==> branch garnet <==
Design TCAM_TOP, start of the top module:
module TCAM_TOP (
        input                   CLK
       ,input                   RESET
       ,input                   SEARCH
       ,input                   SETTING
       ,input   [DATA_BITS-1:0] KEY
       ,input   [IDWID-1:0]     SETTING_ID
       ,input   [MASKWID-1:0]   SETTING_MASKID
       ,input   [IDWID-1:0]     SETTING_PRIORITY
       ,output  [IDWID-1:0]     RULEID
       ,output                  SETTING_COMPLETE
       ,output                  SEARCH_COMPLETE
       ,output                  MISMATCH
       ,input                     DDR3_AVL_INIT
       ,input   [SDRAM_DATA-1:0]  DDR3_AVL_READDATA
       ,input                     DDR3_AVL_WAITREQUEST
       ,input                     DDR3_AVL_READDATAVALID
       ,output                    DDR3_AVL_READ
       ,output                    DDR3_AVL_WRITE
       ,output  [SDRAM_ADDR-1:0]  DDR3_AVL_ADDRESS
       ,output  [SDRAM_DATA-1:0]  DDR3_AVL_WRITEDATA
       ,output                    DDR3_AVL_BURSTCOUNT
       ,output                    DDR3_AVL_INITCOMPLETE
	);
export LEC_CHECK = 0
export ABC_AREA = 0
export CAP_MARGIN = 35
export CORE_MARGIN = 2
export CORE_UTILIZATION = 72
export CTS_CLUSTER_DIAMETER = 100
export CTS_CLUSTER_SIZE = 22
export GPL_ROUTABILITY_DRIVEN = 1
export MAX_ROUTING_LAYER = met5
export PLACE_DENSITY = 0.41
export SETUP_SLACK_MARGIN = 0.93
export SLEW_MARGIN = 20
create_clock -name core_clock -period 3.12 [get_ports {CLK}]
run.sh (not shown) runs the stock make flow with config.mk's settings and CLKGATE_MAP_FILE=.
==> branch harbor (differences from branch garnet) <==
- ABC_AREA: 0 -> unset
- CAP_MARGIN: 35 -> 20
- CTS_CLUSTER_DIAMETER: 100 -> 358
- CTS_CLUSTER_SIZE: 22 -> 11
- GPL_ROUTABILITY_DRIVEN: 1 -> unset
- MAX_ROUTING_LAYER: met5 -> unset
- PLACE_DENSITY: 0.41 -> unset
- SETUP_SLACK_MARGIN: 0.93 -> 0.92
- SLEW_MARGIN: 20 -> 40
==> branch sierra (differences from branch garnet) <==
- ABC_AREA: 0 -> unset
- CAP_MARGIN: 35 -> 20
- CTS_CLUSTER_DIAMETER: 100 -> 119
- CTS_CLUSTER_SIZE: 22 -> 10
- GPL_ROUTABILITY_DRIVEN: 1 -> unset
- MAX_ROUTING_LAYER: met5 -> unset
- PLACE_DENSITY: 0.41 -> unset
- PLACE_DENSITY_LB_ADDON: unset -> 0.0
- SETUP_SLACK_MARGIN: 0.93 -> 0.89
- TNS_END_PERCENT: unset -> 5
==> results.toml <==
# flow metrics
[critical_path]
slowest_stage = "clkdlybuf4s50_1"
crit_start = "SDRAM_CONTROLLER_INST.AVM_M0_WRITEDATA[122]"

[timing]
maxSlewHeadroom_pct = 28.7

[outcome]
run_status = "failed layout checks"
so.violations = "antenna rules"

[finish]
combGateArea_mm2 = 0.0241
finalNonFillerCells = 9800

[detailed_routing]
ant_nets = 1

[cts]
clkLatencyLatePin_ns = 0.94
# the run above: branch sierra

==> results.toml <==
# flow metrics
[cts]
clkLatencyLatePin_ns = 0.83

[finish]
combGateArea_mm2 = 0.0242

[critical_path]
crit_start = "SDRAM_CONTROLLER_INST.AVM_M0_WRITEDATA[140]"
slowest_stage = "edfxtp_1"

[detailed_routing]
ant_nets = 0

[outcome]
run_status = "no timing/DRC/antenna violations"
# the run above: branch garnet

==> results.toml <==
# flow metrics
[finish]
seq_share_pct = 64.0
combGateArea_mm2 = 0.0242
finalNonFillerCells = 9771

[detailed_routing]
ant_nets = 0

[timing]
maxSlewHeadroom_pct = 42.2

[critical_path]
slowest_stage = "dfrtp_1"
crit_start = "SDRAM_CONTROLLER_INST.current_state[3]"

[cts]
clkLatencyLatePin_ns = 0.95

[synth]
edf_count = 205

[outcome]
run_status = "no timing/DRC/antenna violations"
# the run above: branch harbor


==> inputs of branch cedar <==
TCAM_TOP again, from the RTL that the note above started with.
Settings: LEC_CHECK=0, ABC_AREA=1, CAP_MARGIN=20, CORE_MARGIN=2, CORE_UTILIZATION=40, CTS_CLUSTER_SIZE=37, SETUP_SLACK_MARGIN=2.06, SLEW_MARGIN=20; clock period 10.0 ns.
==> branch indigo (differences from branch cedar) <==
- ABC_AREA: 1 -> not set
- CORE_UTILIZATION: 40 -> 70
- CTS_CLUSTER_SIZE: 37 -> not set
- SETUP_SLACK_MARGIN: 2.06 -> 0.72
==> flow/constraint.sdc (replaced) <==
create_clock -name core_clock -period 3.12 [get_ports {CLK}]
set_input_delay 0.6240 -clock core_clock [delete_from_list [all_inputs] [get_ports {CLK}]]
set_output_delay 0.6240 -clock core_clock [all_outputs]
set_load 0.01 [all_outputs]
==> summary of the runs <==
In branch cedar the sequential power is lower than in branch indigo, by about 70%. Die area: branch indigo is smaller than branch cedar (42%). In branch indigo the sequential share of layout area is lower than in branch cedar, by 0.23 points. Count of clock-buffer cells in the layout: branch indigo is lower than branch cedar (12). Against branch indigo, the area after synthesis of branch cedar is lower by 1.0%. First-iteration DRC count: branch indigo is smaller than branch cedar (24%). Branch indigo went through all stages and came out clean. Branch cedar passed the timing, design-rule and antenna checks. The combinational power of branch indigo is 3.4 times that of branch cedar. Register-to-register slack: branch cedar is higher than branch indigo (5.9 ns). Cell area: branch indigo is larger than branch cedar (about 0.4%).
==> figures <==
| quantity | branch indigo | branch cedar |
|---|---|---|
| Status | finished clean | finished clean |
| Total routed wirelength | 234100 µm | 265800 µm |
| Maximum number of pins on one net before global-route repair | 146 | 220 |
| Post-DP HPWL | 148400 µm | 165900 µm |
| Register fraction of the total cell area | 0.6335 | 0.6358 |
| Wire length on met1 | 96870 µm | 120800 µm |
| Area taken by flip-flops and latches | 78240 µm² | 78220 µm² |
| Placed instance area | 113500 µm² | 111700 µm² |
| Layout-to-synthesis area ratio | 1.1880x | 1.1959x |
| Static Leakage | 0.05650 µW | 0.05649 µW |
| Fraction of met2 tracks used by global routing | 0.5226 | 0.3134 |
| Worst reg2reg path startpoint | SDRAM_CONTROLLER_INST.AVM_M0_ADDRESS[0]$_DFFE_PP_ | TCAM_TOP_INST.MASK_ENGINE_INST.ro_mask_complete$_DFFE_PP0P_ |
| Slowest stage delay, CP | 0.43 ns | 0.66 ns |
| Adder-cell share of the synthesized area | 0.002888 | 0.002919 |
| Comb. pwr | 4110 µW | 1220 µW |
| CP Data Arrival Time | 1.72 ns | 3.76 ns |
| DP Worst Slack | 0.2972 ns | 4.303 ns |
| Hold Worst Slack | 0.1315 ns | 0.2787 ns |
| Worst min-delay path category | in2reg | reg2reg |

==> inputs of build 48 <==
Starting RTL as in the previous note.
clock: 3.12 ns
lec_check: 0
cap_margin: 35
core_margin: 2
core_utilization: 72
cts_cluster_diameter: 54
cts_cluster_size: 17
place_density_lb_addon: 0.07
setup_slack_margin: 0.93
slew_margin: 20
==> build 11 (differences from build 48) <==
ABC_AREA = 1   (was default)
CAP_MARGIN = 20   (was 35)
CTS_CLUSTER_DIAMETER = 358   (was 54)
CTS_CLUSTER_SIZE = 10   (was 17)
PLACE_DENSITY_LB_ADDON = default   (was 0.07)
SETUP_SLACK_MARGIN = 0.92   (was 0.93)
==> build 75 (differences from build 48) <==
CAP_MARGIN = 20   (was 35)
CORE_UTILIZATION = 38   (was 72)
CTS_CLUSTER_DIAMETER = default   (was 54)
CTS_CLUSTER_SIZE = default   (was 17)
PLACE_DENSITY_LB_ADDON = default   (was 0.07)
SETUP_SLACK_MARGIN = default   (was 0.93)
==> flow/constraint.sdc (replaced) <==
create_clock -name core_clock -period 14.1 [get_ports {CLK}]
set_input_delay 2.8200 -clock core_clock [delete_from_list [all_inputs] [get_ports {CLK}]]
set_output_delay 2.8200 -clock core_clock [all_outputs]
set_load 0.01 [all_outputs]
==> summary of the runs <==
Build 48 finished but fails on antenna rules. Build 11 passed the timing, design-rule and antenna checks. Build 75 completed with no timing, DRC or antenna violations. Against build 48, the combinational power of build 75 is lower by about 80%. The sequential power of build 11 is 4.5 times that of build 75. First-iteration DRC count: build 11 > build 48 > build 75. Of build 75 and build 48, build 48 has the higher global-route usage (gap 15 points). Register-to-register slack, highest first: build 75, build 11, build 48. Clock power, lowest first: build 75, build 48, build 11. The highest wire length belongs to build 11, the lowest to build 48. The highest total power belongs to build 11, the lowest to build 75. In area after synthesis, build 75 and build 48 do not differ. Against build 75, the final area of build 48 is lower by 4.1%.
==> figures <==
Run status: build 75 no timing/DRC/antenna violations; build 11 no timing/DRC/antenna violations; build 48 finished with violations
Reasons for failing layout checks: build 75 -; build 11 -; build 48 antenna rules
Per-instance average area after synthesis: build 75 15.3 um2; build 11 11.6 um2; build 48 15.3 um2
Pin count of the biggest net entering global routing: build 75 185; build 11 198; build 48 152
TritonRoute pass-1 iters: build 75 5; build 11 6; build 48 5
Power Combinational: build 75 833 uW; build 11 -; build 48 4.03 mW
Pwr Density: build 75 158 mW/mm2; build 11 726 mW/mm2; build 48 640 mW/mm2
Switching power of the nets: build 75 4.37 mW; build 11 19.8 mW; build 48 17.0 mW
Wire length per cell: build 75 21.3 um; build 11 22.8 um; build 48 24.2 um
GR met3 Demand/Resource: build 75 3.62%; build 11 8.47%; build 48 5.01%
Worst-margin pin slew: build 75 1.12 ns; build 11 1.11 ns; build 48 1.02 ns
Slack of the worst reg-to-reg path: build 75 9.95 ns; build 11 0.90 ns; build 48 0.85 ns
Required arrival time at the worst endpoint: build 75 11.28 ns; build 11 2.50 ns; build 48 3.87 ns
Number of inverters outside the clock class in the layout: build 75 36; build 11 708; build 48 36
Category of the critical setup timing path: build 75 in -> out; build 11 reg -> out; build 48 reg -> reg
Number of library cell types mapped by synthesis: build 75 51; build 11 43; build 48 51
Mapped Area: build 75 0.104 mm2; build 11 0.103 mm2; build 48 0.104 mm2
Final area over synthesized area: build 75 1.200x; build 11 1.175x; build 48 1.151x
Power Clock: build 75 8.83 mW; build 11 38.4 mW; build 48 27.4 mW
Core Util at FP: build 75 38.1%; build 11 72.6%; build 48 72.5%
Critical Path End: build 75 DDR3_AVL_READ; build 11 DDR3_AVL_WRITE; build 48 -
Min setup slack post-route: build 75 6.91 ns; build 11 0.820 ns; build 48 0.847 ns

==> job 8528: inputs <==
TCAM_TOP again, from the RTL that the note above started with.
clock: 3.14 ns
lec_check: 0
cap_margin: 20
core_margin: 2
core_utilization: 72
cts_cluster_diameter: 204
cts_cluster_size: 16
setup_slack_margin: 0.86
slew_margin: 20
==> job 5396: changes against job 8528 <==
CORE_UTILIZATION = 66   (was 72)
CTS_CLUSTER_DIAMETER = not set   (was 204)
CTS_CLUSTER_SIZE = not set   (was 16)
SETUP_SLACK_MARGIN = 1.05   (was 0.86)
==> flow/constraint.sdc (replaced) <==
create_clock -name core_clock -period 4.06 [get_ports {CLK}]
set_input_delay 0.8120 -clock core_clock [delete_from_list [all_inputs] [get_ports {CLK}]]
set_output_delay 0.8120 -clock core_clock [all_outputs]
set_load 0.01 [all_outputs]
==> job 1771: changes against job 8528 <==
CTS_CLUSTER_DIAMETER = 119   (was 204)
CTS_CLUSTER_SIZE = 10   (was 16)
PLACE_DENSITY_LB_ADDON = 0.0   (was not set)
SETUP_SLACK_MARGIN = 0.89   (was 0.86)
==> flow/constraint.sdc (replaced) <==
create_clock -name core_clock -period 3.12 [get_ports {CLK}]
set_input_delay 0.6240 -clock core_clock [delete_from_list [all_inputs] [get_ports {CLK}]]
set_output_delay 0.6240 -clock core_clock [all_outputs]
set_load 0.01 [all_outputs]
==> comparison <==
- Job 1771 finished but fails on antenna violations. Job 5396 finished clean. Job 8528 completed with no timing, DRC or antenna violations.
- Sequential share of layout area: job 1771 < job 5396 < job 8528.
- Register-to-register slack: job 8528 is worse than job 5396 (0.60 ns).
- Of job 1771 and job 8528, job 1771 has the higher clock skew (gap 0.047 ns).
- Of job 5396 and job 8528, job 8528 has the higher global-route usage (gap 3.0 points).
- In sequential cell count, job 1771 and job 5396 do not differ.
- The highest critical path depth belongs to job 8528, the lowest to job 5396.
- The highest hold slack belongs to job 5396, the lowest to job 1771.
- Clock power, highest first: job 1771, job 5396, job 8528.

==> run D <==
TCAM_TOP again, from the RTL that the note above started with.
==> flow/design.v (excerpt) <==
module TCAM_TOP (
        input                   CLK
       ,input                   RESET
       ,input                   SEARCH
       ,input                   SETTING
       ,input   [DATA_BITS-1:0] KEY
       ,input   [IDWID-1:0]     SETTING_ID
       ,input   [MASKWID-1:0]   SETTING_MASKID
       ,input   [IDWID-1:0]     SETTING_PRIORITY
       ,output  [IDWID-1:0]     RULEID
       ,output                  SETTING_COMPLETE
       ,output                  SEARCH_COMPLETE
       ,output                  MISMATCH
       ,input                     DDR3_AVL_INIT
       ,input   [SDRAM_DATA-1:0]  DDR3_AVL_READDATA
       ,input                     DDR3_AVL_WAITREQUEST
       ,input                     DDR3_AVL_READDATAVALID
       ,output                    DDR3_AVL_READ
       ,output                    DDR3_AVL_WRITE
       ,output  [SDRAM_ADDR-1:0]  DDR3_AVL_ADDRESS
       ,output  [SDRAM_DATA-1:0]  DDR3_AVL_WRITEDATA
       ,output                    DDR3_AVL_BURSTCOUNT
       ,output                    DDR3_AVL_INITCOMPLETE
	);
Settings: LEC_CHECK=0, CAP_MARGIN=35, CORE_MARGIN=2, CORE_UTILIZATION=72, CTS_CLUSTER_DIAMETER=71, CTS_CLUSTER_SIZE=16, PLACE_DENSITY=0.39, SETUP_SLACK_MARGIN=0.93, SLEW_MARGIN=15; clock period 3.14 ns.
==> inputs of run R, as changes to run D <==
Settings changed: CAP_MARGIN 35 to 20, CORE_UTILIZATION 72 to 63, CTS_CLUSTER_DIAMETER 71 to not set, CTS_CLUSTER_SIZE 16 to not set, PLACE_DENSITY 0.39 to not set, SETUP_SLACK_MARGIN 0.93 to not set, SLEW_MARGIN 15 to 20.
==> flow/constraint.sdc (replaced) <==
create_clock -name core_clock -period 5.62 [get_ports {CLK}]
set_input_delay 1.1240 -clock core_clock [delete_from_list [all_inputs] [get_ports {CLK}]]
set_output_delay 1.1240 -clock core_clock [all_outputs]
set_load 0.01 [all_outputs]
==> inputs of run Y, as changes to run D <==
Settings changed: CAP_MARGIN 35 to 20, CORE_UTILIZATION 72 to 40, CTS_CLUSTER_DIAMETER 71 to not set, CTS_CLUSTER_SIZE 16 to not set, PLACE_DENSITY 0.39 to not set, SETUP_SLACK_MARGIN 0.93 to 0.73, SLEW_MARGIN 15 to 20.
==> flow/constraint.sdc (replaced) <==
create_clock -name core_clock -period 5.62 [get_ports {CLK}]
set_input_delay 1.1240 -clock core_clock [delete_from_list [all_inputs] [get_ports {CLK}]]
set_output_delay 1.1240 -clock core_clock [all_outputs]
set_load 0.01 [all_outputs]
==> inputs of run E, as changes to run D <==
Settings changed: ABC_AREA set to 0, CAP_MARGIN 35 to 20, CTS_CLUSTER_DIAMETER 71 to not set, CTS_CLUSTER_SIZE 16 to 22, GPL_ROUTABILITY_DRIVEN set to 1, MAX_ROUTING_LAYER set to met4, PLACE_DENSITY 0.39 to not set, SLEW_MARGIN 15 to 20.
==> flow/constraint.sdc (replaced) <==
create_clock -name core_clock -period 3.12 [get_ports {CLK}]
set_input_delay 0.6240 -clock core_clock [delete_from_list [all_inputs] [get_ports {CLK}]]
set_output_delay 0.6240 -clock core_clock [all_outputs]
set_load 0.01 [all_outputs]
==> results <==
Run D went through all stages and came out clean. Run Y ran to the end with no violations. Run R completed without violations. Run E completed without violations.
Utilization: run Y < run R < run D < run E.
Combinational power: run D is smaller than run E (about 3%).
Of run E and run D, run E has the higher clock-buffer cell count (gap 80).
The lowest power belongs to run R, the highest to run E.
The lowest non-clock buffer count belongs to run Y, the highest to run E.

==> run H: inputs <==
TCAM_TOP again, from the RTL that the note above started with.
==> flow/config.mk <==
export PLATFORM = sky130hd
export DESIGN_NAME = TCAM_TOP
export DESIGN_NICKNAME = TCAM_TOP
export VERILOG_FILES = /design/flow/design.v
export SDC_FILE = /design/flow/constraint.sdc
export NUM_CORES = 4
export LEC_CHECK = 0
export CAP_MARGIN = 35
export CORE_MARGIN = 2
export CORE_UTILIZATION = 72
export CTS_CLUSTER_DIAMETER = 54
export CTS_CLUSTER_SIZE = 17
export PLACE_DENSITY = 0.42
export SETUP_SLACK_MARGIN = 0.93
export SLEW_MARGIN = 15
==> flow/constraint.sdc <==
create_clock -name core_clock -period 3.12 [get_ports {CLK}]
set_input_delay 0.6240 -clock core_clock [delete_from_list [all_inputs] [get_ports {CLK}]]
set_output_delay 0.6240 -clock core_clock [all_outputs]
set_load 0.01 [all_outputs]
==> inputs of run F, as changes to run H <==
==> flow/config.mk (replaced) <==
export PLATFORM = sky130hd
export DESIGN_NAME = TCAM_TOP
export DESIGN_NICKNAME = TCAM_TOP
export VERILOG_FILES = /design/flow/design.v
export SDC_FILE = /design/flow/constraint.sdc
export NUM_CORES = 4
export LEC_CHECK = 0
export CAP_MARGIN = 20
export CORE_MARGIN = 2
export CORE_UTILIZATION = 70
export SETUP_SLACK_MARGIN = 0.73
export SLEW_MARGIN = 20
==> inputs of run K, as changes to run H <==
==> flow/config.mk (replaced) <==
export PLATFORM = sky130hd
export DESIGN_NAME = TCAM_TOP
export DESIGN_NICKNAME = TCAM_TOP
export VERILOG_FILES = /design/flow/design.v
export SDC_FILE = /design/flow/constraint.sdc
export NUM_CORES = 4
export LEC_CHECK = 0
export CAP_MARGIN = 20
export CORE_MARGIN = 2
export CORE_UTILIZATION = 58
export SLEW_MARGIN = 20
==> flow/constraint.sdc (replaced) <==
create_clock -name core_clock -period 9.77 [get_ports {CLK}]
set_input_delay 1.9540 -clock core_clock [delete_from_list [all_inputs] [get_ports {CLK}]]
set_output_delay 1.9540 -clock core_clock [all_outputs]
set_load 0.01 [all_outputs]
==> inputs of run A, as changes to run H <==
--- a/flow/config.mk
+++ b/flow/config.mk
@@ -10,5 +10,4 @@
 export CORE_UTILIZATION = 72
-export CTS_CLUSTER_DIAMETER = 54
-export CTS_CLUSTER_SIZE = 17
-export PLACE_DENSITY = 0.42
+export CTS_CLUSTER_DIAMETER = 204
+export CTS_CLUSTER_SIZE = 16
 export SETUP_SLACK_MARGIN = 0.93
==> flow/constraint.sdc (replaced) <==
create_clock -name core_clock -period 3.14 [get_ports {CLK}]
set_input_delay 0.6280 -clock core_clock [delete_from_list [all_inputs] [get_ports {CLK}]]
set_output_delay 0.6280 -clock core_clock [all_outputs]
set_load 0.01 [all_outputs]
==> results <==
Result of the run: run F complete, no violations; run K complete, no violations; run A complete, no violations; run H complete, no violations
Sequential cell area in the final layout: run F 78,200 um2; run K 78,200 um2; run A 78,200 um2; run H 78,200 um2
Total GRT Usage: run F 31.7%; run K 25.2%; run A 31.3%; run H 31.4%
Total Die Area: run F 152,000 um2; run K 183,000 um2; run A 147,000 um2; run H 147,000 um2
Total internal power: run F 0.0675 W; run K 0.0219 W; run A 0.0589 W; run H 0.0596 W
Seq/total area: run F 63.3%; run K 63.8%; run A 65.4%; run H 65.5%
Met2 track demand over resource: run F 52.2%; run K 42.1%; run A 50.5%; run H 51.0%
Peak supply drop: run F 0.620 mV; run K 0.218 mV; run A 0.745 mV; run H 0.576 mV
Layout clock buffers: run F 475; run K 497; run A 390; run H 375
Buffers outside the clock class: run F 813; run K 649; run A 785; run H 765
Req. time, crit path: run F 2.50 ns; run K 7.82 ns; run A 3.72 ns; run H 2.50 ns
Reg2reg path depth: run F 7; run K 5; run A 5; run H 8
Post-cts sizing count: run F 230; run K 0; run A 412; run H 476
TritonCTS Buffers: run F 311; run K 324; run A 220; run H 215
Effective utilization at floorplan: run F 70.4%; run K 58.3%; run A 72.5%; run H 72.5%
Worst slack at placement: run F 0.297 ns; run K 4.24 ns; run A 0.307 ns; run H 0.259 ns
Number of iterations in the first detailed-routing pass: run F 8; run K 5; run A 7; run H 5
Clock insertion delay at the later pin of the skew report: run F 0.92 ns; run K 0.93 ns; run A 0.86 ns; run H 0.86 ns
Routed length on met2: run F 117,000 um; run K 115,000 um; run A 112,000 um; run H 112,000 um
Die outline height: run F 389 um; run K 427 um; run A 384 um; run H 384 um
Met1 track demand over resource in global routing: run F 43.7%; run K 33.7%; run A 43.9%; run H 44.3%
Unrepaired setup endpoints after global routing: run F false; run K false; run A true; run H true
Final Util: run F 83.7%; run K 68.8%; run A 83.3%; run H 83.2%
Power is estimated from default activity; no workload was simulated.
